== run 1 ==
// comparator_latch
module comparator_latch #
(
  parameter n_to_response_time = -1038,
  parameter p_to_response_time = -1020,
  parameter const_response_time = 1285,
  parameter n_to_tau = -1248,
  parameter p_to_tau = 1037,
  parameter const_tau = 1042,
  parameter n_to_response_time_lh = -1752,
  parameter p_to_response_time_lh = -1006,
  parameter const_response_time_lh = 1185,
  parameter n_to_tau_lh = 1131,
  parameter p_to_tau_lh = -1115,
  parameter const_tau_lh = 1529
)
(
  input clk,
  input reset,
  input sys_clk,
  input [15-1:0] n,
  input [15-1:0] p,
  output [35-1:0] out
);
  reg [17-1:0] state_cycle_counter;
  reg [1-1:0] prev_sys_clk;
  reg [35-1:0] o;
  wire [32-1:0] wait_time;
  wire [51-1:0] tau;
  wire [36-1:0] dvdt;
  wire [32-1:0] wait_time_lh;
  wire [59-1:0] tau_lh;
  wire [37-1:0] dodt;
  reg [32-1:0] fsm;
  localparam fsm_init = 0;
  wire [35-1:0] padr_0;
  wire [23-1:0] padr_bits_1;
  assign padr_bits_1 = 0;
  wire [29-1:0] truncR_2;
  wire [29-1:0] padl_3;
  wire [28-1:0] padl_bits_4;
  wire [1-1:0] toSInt_5;
  assign toSInt_5 = 0;
  wire [28-1:0] toSInt_imm_6;
  wire [27-1:0] const_7;
  assign const_7 = 27'd55364812;
  assign toSInt_imm_6 = { toSInt_5, const_7 };
  assign padl_bits_4 = toSInt_imm_6;
  assign padl_3 = { { 1{ padl_bits_4[27] } }, padl_bits_4 };
  assign truncR_2 = padl_3;
  wire [12-1:0] truncR_shift_8;
  assign truncR_shift_8 = truncR_2 >>> 17;
  wire [12-1:0] truncR_imm_9;
  assign truncR_imm_9 = (truncR_2[28])? truncR_shift_8[11:0] : truncR_2[28:17];
  assign padr_0 = { truncR_imm_9, padr_bits_1 };
  wire [32-1:0] padl_10;
  ...
Settings: LEC_CHECK=0, ABC_AREA=1, CAP_MARGIN=40, CELL_PAD_IN_SITES_DETAIL_PLACEMENT=1, CORE_MARGIN=10, CORE_UTILIZATION=31, CTS_CLUSTER_DIAMETER=23, GPL_ROUTABILITY_DRIVEN=0, GPL_TIMING_DRIVEN=0, HOLD_SLACK_MARGIN=0.09, MIN_ROUTING_LAYER=met2, PLACE_DENSITY_LB_ADDON=0.21, SLEW_MARGIN=20; clock period 38.1 ns.
run.sh (not shown) runs the stock make flow with config.mk's settings and CLKGATE_MAP_FILE=.
Run 1 completed; timing, DRC and antenna clean
### run 1 -> run 2
Settings: changing CORE_MARGIN from 10 to 2; changing CORE_UTILIZATION from 31 to 70; removing ABC_AREA (formerly 1); removing GPL_ROUTABILITY_DRIVEN (formerly 0); removing CELL_PAD_IN_SITES_DETAIL_PLACEMENT (formerly 1); removing HOLD_SLACK_MARGIN (formerly 0.09); removing PLACE_DENSITY_LB_ADDON (formerly 0.21); changing CAP_MARGIN from 40 to 20; removing CTS_CLUSTER_DIAMETER (formerly 23); setting MAX_ROUTING_LAYER to met4 for the first time; removing MIN_ROUTING_LAYER (formerly met2); removing GPL_TIMING_DRIVEN (formerly 0); changing the clock period (ns, I/O delays scaled along) from 38.1 to 19.5.
[summary]
[run 2] flow finished | final checks: failed | reasons: negative setup slack. Per the comparison of run 2 with run 1, number of standard cells in the layout, taps in and fillers out went down 17%, pin count of the biggest net entering global routing now sits higher, depth of the worst register-to-register path saw an increase. Compared run 2 vs run 1, and core utilization of the finished layout is up in run 2. Re design area: run 2 is about 6.5% up on run 1.
The inputs of run 3 differ from those of run 2 as listed below.
Settings: an added CTS_CLUSTER_DIAMETER of 344; an added ABC_AREA of 1; an added CTS_CLUSTER_SIZE of 52; a change of CORE_UTILIZATION from 70 to 71; a change of the clock period (ns, I/O delays scaled along) from 19.5 to 17.3.
==> results <==
- Run 3 ran in full, but the layout does not pass; the checks complain about negative setup slack.
- Diff run 2 -> run 3 | sum of met3 wire segment lengths after detailed routing | increase of about 400%
- Run 3 vs run 2, setup slack went down by 1.18 ns.
- Against run 2, run 3 comes in 1 higher on count of cells along the worst hold path.
- Run 3: final-layout worst hold slack 0.059 ns below run 2
- Wire length delta (run 3 − run 2): unfavourable
- Relative to run 2, final setup violation count decreased by 13 in run 3.
- [compare] base=run 2 new=run 3: clock-cell share of area barely changed; maximum single-stage delay on the critical path increased by 0.15 ns relative to the old numbers; critical path depth dropped about 9%; initial cell density of the core saw an increase; final cell count +1,448.
Setup changes, run 3 to run 4
Settings: a deleted CTS_CLUSTER_SIZE that had been 52; a deleted ABC_AREA that had been 1; a change of the clock period (ns, I/O delays scaled along) from 17.3 to 17.7.
### Flow results
Status for run 3 and run 4: no clean run
Completing all stages was not enough for run 3: its layout failed the final checks because of negative setup slack.
The via count reported for run 4 is lower than the one for run 3.
Yosys cell count (run 4 over run 3): decrease, 1,100
The fraction of area in registers was comparable across run 3 and run 4.
Run 3 → run 4: total of plain and repair buffers excluding clock buffers has decreased; register clock-pin slew on the reported worst setup and hold paths did not really move; area of the mapped netlist -5.5%.
Compared with run 3, run 4 shows a final area that is about 10% lower.

Starting RTL as in the previous note.
Settings: LEC_CHECK=0, ABC_AREA=1, CAP_MARGIN=25, CELL_PAD_IN_SITES_DETAIL_PLACEMENT=1, CORE_MARGIN=5, CORE_UTILIZATION=40, HOLD_SLACK_MARGIN=0.09, MIN_ROUTING_LAYER=met2, PLACE_DENSITY_LB_ADDON=0.05, SLEW_MARGIN=20; clock period 38.1 ns.
Rerun with:
- ABC_AREA: 1 -> not set
- CAP_MARGIN: 25 -> 20
- CELL_PAD_IN_SITES_DETAIL_PLACEMENT: 1 -> not set
- CORE_MARGIN: 5 -> 2
- CORE_UTILIZATION: 40 -> 66
- HOLD_SLACK_MARGIN: 0.09 -> not set
- MIN_ROUTING_LAYER: met2 -> not set
- PLACE_DENSITY_LB_ADDON: 0.05 -> not set
- clock period: 38.1 -> 14.6 ns (I/O delays scaled with it)
The new run ran to the end with violations: negative setup slack.
Die area falls by 44%.
Synthesized area falls by 5.5%.
Design area rises by 10%.
Routed wire length falls by 21%.
Rerun with:
- CORE_UTILIZATION: 66 -> 17
- clock period: 14.6 -> 24.8 ns (I/O delays scaled with it)
Outcome: The changed run went through all stages and came out clean. Routed wire length decreases by 15%. Area after synthesis is unchanged. Cell area drops by 9.4%. Count of clock-buffer cells in the layout is unchanged. Hold slack degrades by 0.041 ns. Via count goes down by 14%. Setup slack gets better by 6.4 ns. First-iteration DRC count went down by 31%. Global-route usage shrinks by 26 points.
Rerun with:
- CORE_UTILIZATION: 17 -> 71
- CTS_CLUSTER_DIAMETER: not set -> 272
- CTS_CLUSTER_SIZE: not set -> 96
- PLACE_DENSITY: not set -> 0.38
- clock period: 24.8 -> 16.9 ns (I/O delays scaled with it)
The changed run finished but failed the layout checks on negative setup slack.
Critical path depth came out higher by 7.
Hold slack is better by 0.076 ns.
Via count came out higher by 21%.
Clock skew barely changes.

== run A ==
comparator_latch again, from the RTL that the note above started with.
==> flow/design.v (excerpt) <==
module comparator_latch #
(
  parameter n_to_response_time = -1038,
  parameter p_to_response_time = -1020,
  parameter const_response_time = 1285,
  parameter n_to_tau = -1248,
  parameter p_to_tau = 1037,
  parameter const_tau = 1042,
  parameter n_to_response_time_lh = -1752,
  parameter p_to_response_time_lh = -1006,
  parameter const_response_time_lh = 1185,
  parameter n_to_tau_lh = 1131,
  parameter p_to_tau_lh = -1115,
  parameter const_tau_lh = 1529
)
(
  input clk,
  input reset,
  input sys_clk,
  input [15-1:0] n,
  input [15-1:0] p,
  output [35-1:0] out
);
  reg [17-1:0] state_cycle_counter;
  reg [1-1:0] prev_sys_clk;
  reg [35-1:0] o;
  wire [32-1:0] wait_time;
  wire [51-1:0] tau;
  wire [36-1:0] dvdt;
  wire [32-1:0] wait_time_lh;
  wire [59-1:0] tau_lh;
  wire [37-1:0] dodt;
  reg [32-1:0] fsm;
  localparam fsm_init = 0;
  wire [35-1:0] padr_0;
  wire [23-1:0] padr_bits_1;
  assign padr_bits_1 = 0;
  wire [29-1:0] truncR_2;
  wire [29-1:0] padl_3;
  wire [28-1:0] padl_bits_4;
  wire [1-1:0] toSInt_5;
  assign toSInt_5 = 0;
  wire [28-1:0] toSInt_imm_6;
  wire [27-1:0] const_7;
  assign const_7 = 27'd55364812;
  assign toSInt_imm_6 = { toSInt_5, const_7 };
  assign padl_bits_4 = toSInt_imm_6;
  assign padl_3 = { { 1{ padl_bits_4[27] } }, padl_bits_4 };
  assign truncR_2 = padl_3;
  wire [12-1:0] truncR_shift_8;
  assign truncR_shift_8 = truncR_2 >>> 17;
  wire [12-1:0] truncR_imm_9;
  assign truncR_imm_9 = (truncR_2[28])? truncR_shift_8[11:0] : truncR_2[28:17];
  assign padr_0 = { truncR_imm_9, padr_bits_1 };
  wire [32-1:0] padl_10;
  wire [18-1:0] padl_bits_11;
  wire [32-1:0] truncR_12;
  wire [32-1:0] padl_13;
  wire [17-1:0] padl_bits_14;
  wire [96-1:0] truncR_15;
  wire [163-1:0] truncval_16;
  ...
Settings: LEC_CHECK=0, ABC_AREA=1, CAP_MARGIN=20, CORE_MARGIN=2, CORE_UTILIZATION=71, CTS_CLUSTER_DIAMETER=272, CTS_CLUSTER_SIZE=96, PLACE_DENSITY=0.86, SLEW_MARGIN=20; clock period 13.3 ns.
Stage in which a tool error killed run A: global routing.
The following lists how run B was set up differently from run A:
Settings: a deleted PLACE_DENSITY that had been 0.86; a deleted CTS_CLUSTER_SIZE that had been 96; a deleted ABC_AREA that had been 1; a change of CTS_CLUSTER_DIAMETER from 272 to 103; a change of the clock period (ns, I/O delays scaled along) from 13.3 to 19.6.
Findings:
FAIL run A @ global routing: tool exited with error
Although run B finished all stages, its layout failed final checks on setup timing.
Run B against run A: part of the Yosys area used for sequential elements stayed essentially flat; number of resized instances in the post-cts repair step dropped about 54%; setup fix buffers added after clock tree synthesis -57.
Looking at cell count after synthesis, run B sits below run A.
In the reports for run B and run A, the smaller chip area estimate from yosys synthesis belongs to run B.
Diff run B..run A | number of hold buffers added after CTS | unchanged
Changes in run C relative to run B:
Settings: CTS_CLUSTER_SIZE now 17, previously not set; MAX_ROUTING_LAYER now met4, previously not set; CTS_CLUSTER_DIAMETER now 344, was 103; ABC_AREA now 1, previously not set; the clock period (ns, I/O delays scaled along) now 17.3, was 19.6.
### Flow results
Every stage of run C finished as expected; the final checks, on the other hand, flagged setup timing, which means the layout fails. Compared with run B, run C shows a sum of met2 wire segment lengths after detailed routing that is 35% higher. Cell type of the slowest stage on the worst timing path: fa_2 -> run B, fa_1 -> run C. | met2 global-route usage | run C vs run B | 14 points higher |. In the metrics for run B and run C, the one carrying the lower number of setup buffers added after CTS is run B. Sort run B and run C by placed cell area asc -> top: run B. From run B to run C the numbers moved as follows: via count +about 34%; non-clock buffer count +341.
What run D does differently from run C at the input level:
Settings: removing MAX_ROUTING_LAYER (formerly met4); removing ABC_AREA (formerly 1); changing CORE_UTILIZATION from 71 to 40; removing CTS_CLUSTER_SIZE (formerly 17); removing CTS_CLUSTER_DIAMETER (formerly 344); changing the clock period (ns, I/O delays scaled along) from 17.3 to 26.0.
==> results <==
Run D: worst-margin pin slew 0.30 ns below run C
Worst hold slack (run D over run C): increase, 0.042 ns
Across both runs, sequential share of layout area was higher for run D than for run C.
No stage failed in run D, and the final checks on the layout all came back clean.
On run D: area of all placed cells without fillers is 22% lower than what run C gave.

Starting RTL as in the previous note.
// comparator_latch
module comparator_latch #
(
  parameter n_to_response_time = -1038,
  parameter p_to_response_time = -1020,
  parameter const_response_time = 1285,
  parameter n_to_tau = -1248,
  parameter p_to_tau = 1037,
  parameter const_tau = 1042,
  parameter n_to_response_time_lh = -1752,
  parameter p_to_response_time_lh = -1006,
  parameter const_response_time_lh = 1185,
  parameter n_to_tau_lh = 1131,
  parameter p_to_tau_lh = -1115,
  parameter const_tau_lh = 1529
)
(
  input clk,
  input reset,
  input sys_clk,
  input [15-1:0] n,
  input [15-1:0] p,
  output [35-1:0] out
);
Settings: LEC_CHECK=0, CAP_MARGIN=20, CORE_MARGIN=2, CORE_UTILIZATION=70, CTS_CLUSTER_DIAMETER=219, CTS_CLUSTER_SIZE=14, SLEW_MARGIN=20; clock period 14.6 ns.
The baseline finished but failed the layout checks on setup timing.
==> next run, changes <==
- ABC_AREA: default -> 1
- CORE_UTILIZATION: 70 -> 71
- CTS_CLUSTER_SIZE: 14 -> default
- MAX_ROUTING_LAYER: default -> met4
- PLACE_DENSITY_LB_ADDON: default -> 0.05
- clock period: 14.6 -> 18.9 ns (I/O delays scaled with it)
After rerunning: The new run reached the layout checks and failed them: setup timing; via count went up by a quarter to a third; worst hold slack is worse by 0.047 ns; core utilization went up by 4.7 points; setup slack is better by 4.3 ns; die size went up by a few percent; sequential cell count does not change.

## build 16
Starting RTL as in the previous note.
Settings: LEC_CHECK=0, ABC_AREA=1, CAP_MARGIN=20, CORE_MARGIN=2, CORE_UTILIZATION=71, CTS_CLUSTER_DIAMETER=103, MAX_ROUTING_LAYER=met4, PLACE_DENSITY_LB_ADDON=0.05, SETUP_SLACK_MARGIN=4.87, SLEW_MARGIN=20; clock period 16.4 ns.
Run status, build 16: aborted in 5_1_grt, error GRT-0232
Modified inputs, build 44 compared to build 16
Settings: SETUP_SLACK_MARGIN: 4.87 -> unset; ABC_AREA: 1 -> unset; CORE_UTILIZATION: 71 -> 40; PLACE_DENSITY_LB_ADDON: 0.05 -> unset; MAX_ROUTING_LAYER: met4 -> unset; CTS_CLUSTER_DIAMETER: 103 -> unset; the clock period (ns, I/O delays scaled along): 16.4 -> 24.8.
Taking build 16 as the reference, in build 44 count of instantiated cells in the yosys netlist fell by about 16%; area of the synthesized netlist per yosys stat fell by 3100 um^2.
For proportion of synthesized area in mux cells, build 44 and build 16 come out practically identical.
Comparing build 44 and build 16, the one run not ending clean was build 16.
Changes observed in build 44 relative to build 16: die outline width went up; post-synthesis cell count lost 1100; post-synth design cell area went down by 3100 um^2; mean cell area of the mapped netlist went up by about 13%.
Input-level comparison between build 89 and build 44:
Settings: the clock period (ns, I/O delays scaled along): 24.8 -> 19.5.
Results
- The final report for build 89 shows a completed flow and a layout that fails verification, specifically setup timing.
- There was hardly any difference in post-route clock skew between build 89 and build 44.
- Cell with the biggest individual delay on the critical path: fa_1 -> build 44, fa_2 -> build 89
- Sort build 89 and build 44 by final hold slack asc -> top: build 44
- Taking build 44 as 1.0, build 89 lands at 1.09 on global-route wire length before repair.
- Delta(wire length, build 89 - build 44) > 0
- Build 89 against build 44: final number of hold-violating endpoints was more or less identical.
What build 29 does differently from build 89 at the input level:
Settings: putting PLACE_DENSITY at 0.64 where nothing was set; swapping 40 for 72 in CORE_UTILIZATION; putting CTS_CLUSTER_SIZE at 37 where nothing was set; swapping 19.5 for 14.6 in the clock period (ns, I/O delays scaled along).
==> results <==
Although it ran to completion, build 29 produced a layout that fails the final checks because of setup timing. Build 29 vs. build 89: worst hold slack has decreased; largest net degree at the start of global routing has increased; number of nets at the end of the flow has remained practically unchanged; count of flip-flops with a built-in enable after synthesis has remained practically unchanged; die size has decreased. Final cell area: build 29 below build 89.
Here is what was changed in the inputs of build 3 compared with build 29.
Settings: changing CTS_CLUSTER_SIZE from 37 to 96; setting ABC_AREA to 1 for the first time; setting CTS_CLUSTER_DIAMETER to 272 for the first time; changing PLACE_DENSITY from 0.64 to 0.38; changing the clock period (ns, I/O delays scaled along) from 14.6 to 13.4.
--- outcome ---
Build 3 got as far as 5_1_grt, where a tool error ended the run.
The routability congestion estimate in build 3 is 1.05 times that in build 29.
Build 3 vs. build 29: die size increased about 6%; share of synthesized cell area in full adder, half adder and majority cells decreased 3.7 points.
Looking at site row count, build 3 sits 3 higher than build 29 does.
Per-instance average area after synthesis | build 3 below build 29
